== lane 1 ==
## ARM_SingleCycle_CPU
module ARM_SingleCycle_CPU
	#(parameter	BusWidth	= 32)
	(input logic		i_CLK, i_RESET,
	input logic[(BusWidth - 1):0]	i_Instr,
	output logic[(BusWidth - 1):0]	o_PC,
	output logic[(BusWidth - 1):0]	o_Data_Address,
	output logic					o_Mem_Write,
	output logic[(BusWidth - 1):0]	o_Write_Data,
	input logic[(BusWidth - 1):0]	i_Read_Data);
	logic[3:0]			s_ALU_Flags;
	logic[1:0]			s_Reg_Src, s_Imm_Src;
	logic				s_PC_Src, s_ALU_Src;
	logic[1:0]			s_ALU_Control;
	logic				s_Mem_ToReg;
	logic				s_Reg_Write; 
	ARM_SingleCycle_DataPath	Datapath
		(i_CLK, i_RESET,
		s_Reg_Src, s_Imm_Src,
		s_PC_Src, s_ALU_Src,
		s_Mem_ToReg,
		s_Reg_Write,
		s_ALU_Control,
		s_ALU_Flags,
		i_Instr[23:0],
		o_PC, o_Data_Address,
		o_Write_Data,
		i_Read_Data);
	ARM_SyngleCycle_Controller	Controller
		(i_CLK, i_RESET,
		s_ALU_Flags,
		s_Reg_Src, s_Imm_Src,
		s_PC_Src, s_ALU_Src,
		s_Mem_ToReg,
		s_Reg_Write, o_Mem_Write,
		s_ALU_Control,
		{i_Instr[31:20], i_Instr[15:12]});
endmodule
Size: about 3900 cells after synthesis, roughly 520 flip-flops, about 32000 um^2 of cells after synthesis.
export LEC_CHECK = 0
export ABC_AREA = 0
export CAP_MARGIN = 15
export CELL_PAD_IN_SITES_GLOBAL_PLACEMENT = 1
export CORE_ASPECT_RATIO = 1.12
export CORE_MARGIN = 2
export CORE_UTILIZATION = 51
export CTS_CLUSTER_SIZE = 73
export GPL_ROUTABILITY_DRIVEN = 1
export GPL_TIMING_DRIVEN = 1
export HOLD_SLACK_MARGIN = -0.07
export PLACE_DENSITY_LB_ADDON = 0.2
export SLEW_MARGIN = 20
create_clock -name core_clock -period 8.15 [get_ports {i_CLK}]
run.sh (not shown) runs the stock make flow with config.mk's settings and CLKGATE_MAP_FILE=.
Lane 1 finished all stages; however, its layout fails the closing checks, the failures being setup timing.
Relative to lane 1, the following input files were edited for lane 2:
# lane 1
export LEC_CHECK = 0
export ABC_AREA = 0
export CAP_MARGIN = 15
export CELL_PAD_IN_SITES_GLOBAL_PLACEMENT = 1
export CORE_ASPECT_RATIO = 1.12
export CORE_MARGIN = 2
export CORE_UTILIZATION = 51
export CTS_CLUSTER_SIZE = 73
export GPL_ROUTABILITY_DRIVEN = 1
export GPL_TIMING_DRIVEN = 1
export HOLD_SLACK_MARGIN = -0.07
export PLACE_DENSITY_LB_ADDON = 0.2
export SLEW_MARGIN = 20
create_clock -name core_clock -period 8.15 [get_ports {i_CLK}]
# lane 2
export LEC_CHECK = 0
export ABC_AREA = 0
export CAP_MARGIN = 35
export CELL_PAD_IN_SITES_GLOBAL_PLACEMENT = 1
export CORE_ASPECT_RATIO = 0.65
export CORE_MARGIN = 2
export CORE_UTILIZATION = 61
export CTS_CLUSTER_SIZE = 15
export GPL_ROUTABILITY_DRIVEN = 0
export GPL_TIMING_DRIVEN = 1
export HOLD_SLACK_MARGIN = -0.07
export PLACE_DENSITY_LB_ADDON = 0.01
export SETUP_SLACK_MARGIN = 0.01
export SLEW_MARGIN = 20
create_clock -name core_clock -period 3.42 [get_ports {i_CLK}]
### Flow results
Looking at initial core utilization across lane 2 and lane 1, the one that comes out lower is lane 1. Summary of lane 2 over lane 1: total placed cells including tap cells went up, row count fell 30, number of synthesized register bits essentially unchanged, post-CTS setup buffer count went up. Lane 2 is listed as incomplete: the tool reported an error in 5_1_grt and the run ended there. Taking lane 1 as the reference, in lane 2 hold buffer count at cts level, setup slack at placement saw a decrease, die area decreased by about 16% relative to the old numbers, standard cell core area dropped about 17%. Diff lane 1 -> lane 2: number of CTS-inserted buffers went down 15%; die width went up about 20%.
Input-level comparison between lane 3 and lane 2:
# lane 2
export LEC_CHECK = 0
export ABC_AREA = 0
export CAP_MARGIN = 35
export CELL_PAD_IN_SITES_GLOBAL_PLACEMENT = 1
export CORE_ASPECT_RATIO = 0.65
export CORE_MARGIN = 2
export CORE_UTILIZATION = 61
export CTS_CLUSTER_SIZE = 15
export GPL_ROUTABILITY_DRIVEN = 0
export GPL_TIMING_DRIVEN = 1
export HOLD_SLACK_MARGIN = -0.07
export PLACE_DENSITY_LB_ADDON = 0.01
export SETUP_SLACK_MARGIN = 0.01
export SLEW_MARGIN = 20
create_clock -name core_clock -period 3.42 [get_ports {i_CLK}]
# lane 3
export LEC_CHECK = 0
export ABC_AREA = 0
export CAP_MARGIN = 20
export CELL_PAD_IN_SITES_DETAIL_PLACEMENT = 1
export CELL_PAD_IN_SITES_GLOBAL_PLACEMENT = 1
export CORE_ASPECT_RATIO = 1.24
export CORE_MARGIN = 2
export CORE_UTILIZATION = 23
export CTS_CLUSTER_SIZE = 10
export GPL_ROUTABILITY_DRIVEN = 0
export GPL_TIMING_DRIVEN = 1
export HOLD_SLACK_MARGIN = -0.07
export PLACE_DENSITY = 0.48
export SETUP_SLACK_MARGIN = 2.61
export SLEW_MARGIN = 5
create_clock -name core_clock -period 8.97 [get_ports {i_CLK}]
--- outcome ---
Lane 3 finished every stage and its layout cleared the timing, design-rule and antenna checks. [lane 3] core utilization at floorplan fell 39 points relative to lane 2. Die size: lane 3 exceeds lane 2. Sink count of the clock tree: lane 3 vs lane 2 identical. Any difference in number of register bits inferred by synthesis between lane 2 and lane 3 is small enough to ignore.
Modified inputs, lane 4 compared to lane 3
# lane 3
export LEC_CHECK = 0
export ABC_AREA = 0
export CAP_MARGIN = 20
export CELL_PAD_IN_SITES_DETAIL_PLACEMENT = 1
export CELL_PAD_IN_SITES_GLOBAL_PLACEMENT = 1
export CORE_ASPECT_RATIO = 1.24
export CORE_MARGIN = 2
export CORE_UTILIZATION = 23
export CTS_CLUSTER_SIZE = 10
export GPL_ROUTABILITY_DRIVEN = 0
export GPL_TIMING_DRIVEN = 1
export HOLD_SLACK_MARGIN = -0.07
export PLACE_DENSITY = 0.48
export SETUP_SLACK_MARGIN = 2.61
export SLEW_MARGIN = 5
create_clock -name core_clock -period 8.97 [get_ports {i_CLK}]
# lane 4
export LEC_CHECK = 0
export ABC_AREA = 0
export CAP_MARGIN = 15
export CELL_PAD_IN_SITES_GLOBAL_PLACEMENT = 1
export CORE_ASPECT_RATIO = 0.88
export CORE_MARGIN = 2
export CORE_UTILIZATION = 61
export CTS_CLUSTER_SIZE = 57
export GPL_ROUTABILITY_DRIVEN = 1
export GPL_TIMING_DRIVEN = 1
export HOLD_SLACK_MARGIN = -0.07
export SETUP_SLACK_MARGIN = 1.94
export SLEW_MARGIN = 5
export TNS_END_PERCENT = 5
create_clock -name core_clock -period 7.49 [get_ports {i_CLK}]
==> results <==
Compared to lane 3, lane 4 was floorplanned on a smaller die. Diff lane 3 -> lane 4: number of cell rows down 74, share of synthesized area spent on multiplexers flat. Measured against lane 4, the count of placed standard cells including taps of lane 3 comes out at 1.2 times the reference value. Horizontal die dimension in lane 4 is 27% lower than in lane 3. The remaining runs in lane 3 and lane 4 completed every stage, whereas lane 4 halted early. Lane 4 did not finish; a tool error ended it in 5_1_grt.

Starting RTL as in the previous note.
==> flow/design.v (excerpt) <==
module ARM_SingleCycle_CPU
	#(parameter	BusWidth	= 32)
	(input logic		i_CLK, i_RESET,
	input logic[(BusWidth - 1):0]	i_Instr,
	output logic[(BusWidth - 1):0]	o_PC,
	output logic[(BusWidth - 1):0]	o_Data_Address,
	output logic					o_Mem_Write,
	output logic[(BusWidth - 1):0]	o_Write_Data,
	input logic[(BusWidth - 1):0]	i_Read_Data);
Settings: LEC_CHECK=0, ABC_AREA=0, CAP_MARGIN=15, CELL_PAD_IN_SITES_GLOBAL_PLACEMENT=1, CORE_ASPECT_RATIO=0.65, CORE_MARGIN=2, CORE_UTILIZATION=59, CTS_CLUSTER_SIZE=73, GPL_ROUTABILITY_DRIVEN=0, GPL_TIMING_DRIVEN=1, HOLD_SLACK_MARGIN=-0.07, PLACE_DENSITY_LB_ADDON=0.2, SETUP_SLACK_MARGIN=1.0, SLEW_MARGIN=20; clock period 4.14 ns.
The first run did not get past global routing (5_1_grt) with GRT-0116.
Then changed:
Settings changed: ABC_AREA 0 to not set, CAP_MARGIN 15 to 20, CELL_PAD_IN_SITES_GLOBAL_PLACEMENT 1 to not set, CORE_ASPECT_RATIO 0.65 to not set, CORE_UTILIZATION 59 to 57, CTS_CLUSTER_SIZE 73 to not set, GPL_ROUTABILITY_DRIVEN 0 to not set, GPL_TIMING_DRIVEN 1 to not set, HOLD_SLACK_MARGIN -0.07 to not set, PLACE_DENSITY_LB_ADDON 0.2 to not set, SETUP_SLACK_MARGIN 1.0 to not set.
Clock period 4.14 ns to 7.49 ns, I/O delays scaled along.
Result: With this change the flow finished with negative setup slack left. Synthesized area stays the same. Synthesized cell count stays the same. Die size rose by 3.4%.
Then changed:
Settings changed: ABC_AREA set to 0, CELL_PAD_IN_SITES_DETAIL_PLACEMENT set to 2, CORE_ASPECT_RATIO set to 0.59, CORE_MARGIN 2 to 6, CORE_UTILIZATION 57 to 28, CTS_CLUSTER_SIZE set to 70, GPL_ROUTABILITY_DRIVEN set to 0, HOLD_SLACK_MARGIN set to 0.1, MAX_ROUTING_LAYER set to met4, SETUP_SLACK_MARGIN set to -1.53.
Clock period 7.49 ns to 16.4 ns, I/O delays scaled along.
Result:
- The changed run completed without violations
- global-route usage goes down by 19 points
- setup slack is better by 820 ps
- routed wire length rose by 38%
- critical path depth drops by 4
- final area shrinks by 16%
- non-clock buffer count is lower by 784
Then changed:
Settings changed: ABC_AREA 0 to 1, CELL_PAD_IN_SITES_DETAIL_PLACEMENT 2 to not set, CORE_ASPECT_RATIO 0.59 to not set, CORE_MARGIN 6 to 2, CORE_UTILIZATION 28 to 57, CTS_CLUSTER_SIZE 70 to 75, GPL_ROUTABILITY_DRIVEN 0 to not set, HOLD_SLACK_MARGIN 0.1 to not set, MAX_ROUTING_LAYER met4 to not set, PLACE_DENSITY_LB_ADDON set to 0.12, SETUP_SLACK_MARGIN -1.53 to not set.
Clock period 16.4 ns to 7.49 ns, I/O delays scaled along.
The new run finished but failed the layout checks on negative setup slack. Cell count increases by a quarter to a third. Clock power rises by well over a third. Synthesized cell count rises by well over a third. Area after synthesis went up by roughly a tenth. Sequential share of layout area drops by 7.3 points.

ARM_SingleCycle_CPU again, from the RTL that the note above started with.
==> flow/design.v (excerpt) <==
module ARM_SingleCycle_CPU
	#(parameter	BusWidth	= 32)
	(input logic		i_CLK, i_RESET,
	input logic[(BusWidth - 1):0]	i_Instr,
	output logic[(BusWidth - 1):0]	o_PC,
	output logic[(BusWidth - 1):0]	o_Data_Address,
	output logic					o_Mem_Write,
	output logic[(BusWidth - 1):0]	o_Write_Data,
	input logic[(BusWidth - 1):0]	i_Read_Data);
clock: 8.49 ns
lec_check: 0
abc_area: 1
cap_margin: 20
core_margin: 2
core_utilization: 28
cts_cluster_size: 61
gpl_timing_driven: 1
min_routing_layer: met2
place_density: 0.47
setup_slack_margin: 1.55
slew_margin: 40
The starting point produced a layout that fails on negative setup slack.
Rerun with:
CAP_MARGIN = 5   (was 20)
CORE_MARGIN = 6   (was 2)
CORE_UTILIZATION = 21   (was 28)
CTS_CLUSTER_DIAMETER = 394   (was default)
CTS_CLUSTER_SIZE = default   (was 61)
GPL_TIMING_DRIVEN = default   (was 1)
MAX_ROUTING_LAYER = met4   (was default)
MIN_ROUTING_LAYER = default   (was met2)
PLACE_DENSITY = default   (was 0.47)
PLACE_DENSITY_LB_ADDON = 0.13   (was default)
SETUP_SLACK_MARGIN = 2.57   (was 1.55)
SLEW_MARGIN = 20   (was 40)
clock period = 9.7 ns   (was 8.49 ns; I/O delays follow)
This time the run finished clean.
Setup slack improves by 1500 ps.
Power came out lower by 21%.
Wire length fell by 7.1%.
Die size rises by 38%.
Critical path depth drops by 11.
Register-to-register slack improved by 1300 ps.
Global-route usage shrinks by 29 points.
Via count shrinks by 32%.
Combinational power is lower by 26%.
Design area shrinks by 4.2%.
Area after synthesis is unchanged.
Rerun with:
ABC_AREA = default   (was 1)
CAP_MARGIN = 20   (was 5)
CORE_MARGIN = 2   (was 6)
CORE_UTILIZATION = 66   (was 21)
CTS_CLUSTER_DIAMETER = default   (was 394)
CTS_CLUSTER_SIZE = 29   (was default)
MAX_ROUTING_LAYER = default   (was met4)
PLACE_DENSITY_LB_ADDON = 0.0   (was 0.13)
SETUP_SLACK_MARGIN = 1.91   (was 2.57)
TNS_END_PERCENT = 5   (was default)
clock period = 7.71 ns   (was 9.7 ns; I/O delays follow)
=> This time the run ended with an error in global routing (5_1_grt) on GRT-0232; die size falls by 72%; synthesized cell count falls by 29%; area after synthesis falls by 10%.
Rerun with:
CORE_UTILIZATION = 56   (was 66)
CTS_CLUSTER_SIZE = default   (was 29)
PLACE_DENSITY_LB_ADDON = default   (was 0.0)
SETUP_SLACK_MARGIN = default   (was 1.91)
TNS_END_PERCENT = default   (was 5)
clock period = 7.54 ns   (was 7.71 ns; I/O delays follow)
After rerunning: Now the flow completed, yet does not pass: negative setup slack; area after synthesis does not change; synthesized cell count stays the same; die size is higher by 18%.

Starting RTL as in the previous note.
==> flow/config.mk <==
export PLATFORM = sky130hd
export DESIGN_NAME = ARM_SingleCycle_CPU
export DESIGN_NICKNAME = ARM_SingleCycle_CPU
export VERILOG_FILES = /design/flow/design.v
export SDC_FILE = /design/flow/constraint.sdc
export NUM_CORES = 4
export LEC_CHECK = 0
export ABC_AREA = 0
export CAP_MARGIN = 15
export CELL_PAD_IN_SITES_GLOBAL_PLACEMENT = 1
export CORE_ASPECT_RATIO = 0.65
export CORE_MARGIN = 2
export CORE_UTILIZATION = 61
export CTS_CLUSTER_SIZE = 73
export GPL_ROUTABILITY_DRIVEN = 0
export GPL_TIMING_DRIVEN = 1
export HOLD_SLACK_MARGIN = -0.07
export PLACE_DENSITY_LB_ADDON = 0.01
export SETUP_SLACK_MARGIN = 1.0
export SLEW_MARGIN = 20
==> flow/constraint.sdc <==
create_clock -name core_clock -period 3.42 [get_ports {i_CLK}]
set_input_delay 0.6840 -clock core_clock [delete_from_list [all_inputs] [get_ports {i_CLK}]]
set_output_delay 0.6840 -clock core_clock [all_outputs]
set_load 0.01 [all_outputs]
The starting point did not get past global routing on GRT-0116.
Then changed:
Settings changed: ABC_AREA 0 to unset, CAP_MARGIN 15 to 20, CELL_PAD_IN_SITES_GLOBAL_PLACEMENT 1 to unset, CORE_ASPECT_RATIO 0.65 to unset, CORE_UTILIZATION 61 to 55, CTS_CLUSTER_SIZE 73 to 69, GPL_ROUTABILITY_DRIVEN 0 to unset, GPL_TIMING_DRIVEN 1 to unset, HOLD_SLACK_MARGIN -0.07 to unset, PLACE_DENSITY set to 0.6, PLACE_DENSITY_LB_ADDON 0.01 to unset, SETUP_SLACK_MARGIN 1.0 to unset.
Clock period 3.42 ns to 7.49 ns, I/O delays scaled along.
This time the run completed, yet does not pass: negative setup slack.
Die size grows by about 10%.
Synthesized area does not change.
Synthesized cell count stays the same.
Then changed:
Settings changed: ABC_AREA set to 0, CAP_MARGIN 20 to 15, CELL_PAD_IN_SITES_GLOBAL_PLACEMENT set to 1, CORE_ASPECT_RATIO set to 0.88, CORE_UTILIZATION 55 to 58, CTS_CLUSTER_SIZE 69 to 57, GPL_ROUTABILITY_DRIVEN set to 1, GPL_TIMING_DRIVEN set to 1, HOLD_SLACK_MARGIN set to -0.07, PLACE_DENSITY 0.6 to unset.
Outcome:
- Now the flow finished but failed the layout checks on max-capacitance violations, max-slew violations, negative setup slack
- clock power came out lower by a few percent
- power is lower slightly
- clock-buffer cell count decreases by 1
- synthesized cell count does not change

Starting RTL as in the previous note.
Settings: LEC_CHECK=0, ABC_AREA=1, CAP_MARGIN=40, CELL_PAD_IN_SITES_DETAIL_PLACEMENT=2, CELL_PAD_IN_SITES_GLOBAL_PLACEMENT=1, CORE_ASPECT_RATIO=1.8, CORE_MARGIN=2, CORE_UTILIZATION=67, CTS_CLUSTER_SIZE=15, GPL_ROUTABILITY_DRIVEN=0, GPL_TIMING_DRIVEN=1, HOLD_SLACK_MARGIN=0.21, MIN_ROUTING_LAYER=met2, PLACE_DENSITY=0.48, SETUP_SLACK_MARGIN=2.61, SLEW_MARGIN=5, TNS_END_PERCENT=90; clock period 8.97 ns.
The first run aborted during global placement without I/O on GPL-0301.
Next try:
- ABC_AREA: 1 -> 0
- CAP_MARGIN: 40 -> 15
- CELL_PAD_IN_SITES_DETAIL_PLACEMENT: 2 -> not set
- CORE_ASPECT_RATIO: 1.8 -> 0.65
- CORE_UTILIZATION: 67 -> 23
- CTS_CLUSTER_SIZE: 15 -> 73
- HOLD_SLACK_MARGIN: 0.21 -> -0.07
- MIN_ROUTING_LAYER: met2 -> not set
- PLACE_DENSITY: 0.48 -> not set
- PLACE_DENSITY_LB_ADDON: not set -> 0.2
- SETUP_SLACK_MARGIN: 2.61 -> not set
- SLEW_MARGIN: 5 -> 20
- TNS_END_PERCENT: 90 -> not set
- clock period: 8.97 -> 9.57 ns (I/O delays scaled with it)
Outcome: This time the run finished with timing, DRC and antenna clean; die size grows to 2.6 times its value; synthesized cell count decreases by about 30%; synthesized area fell by 10%.
No activity file was given, so power comes from the tool's default toggle rates.
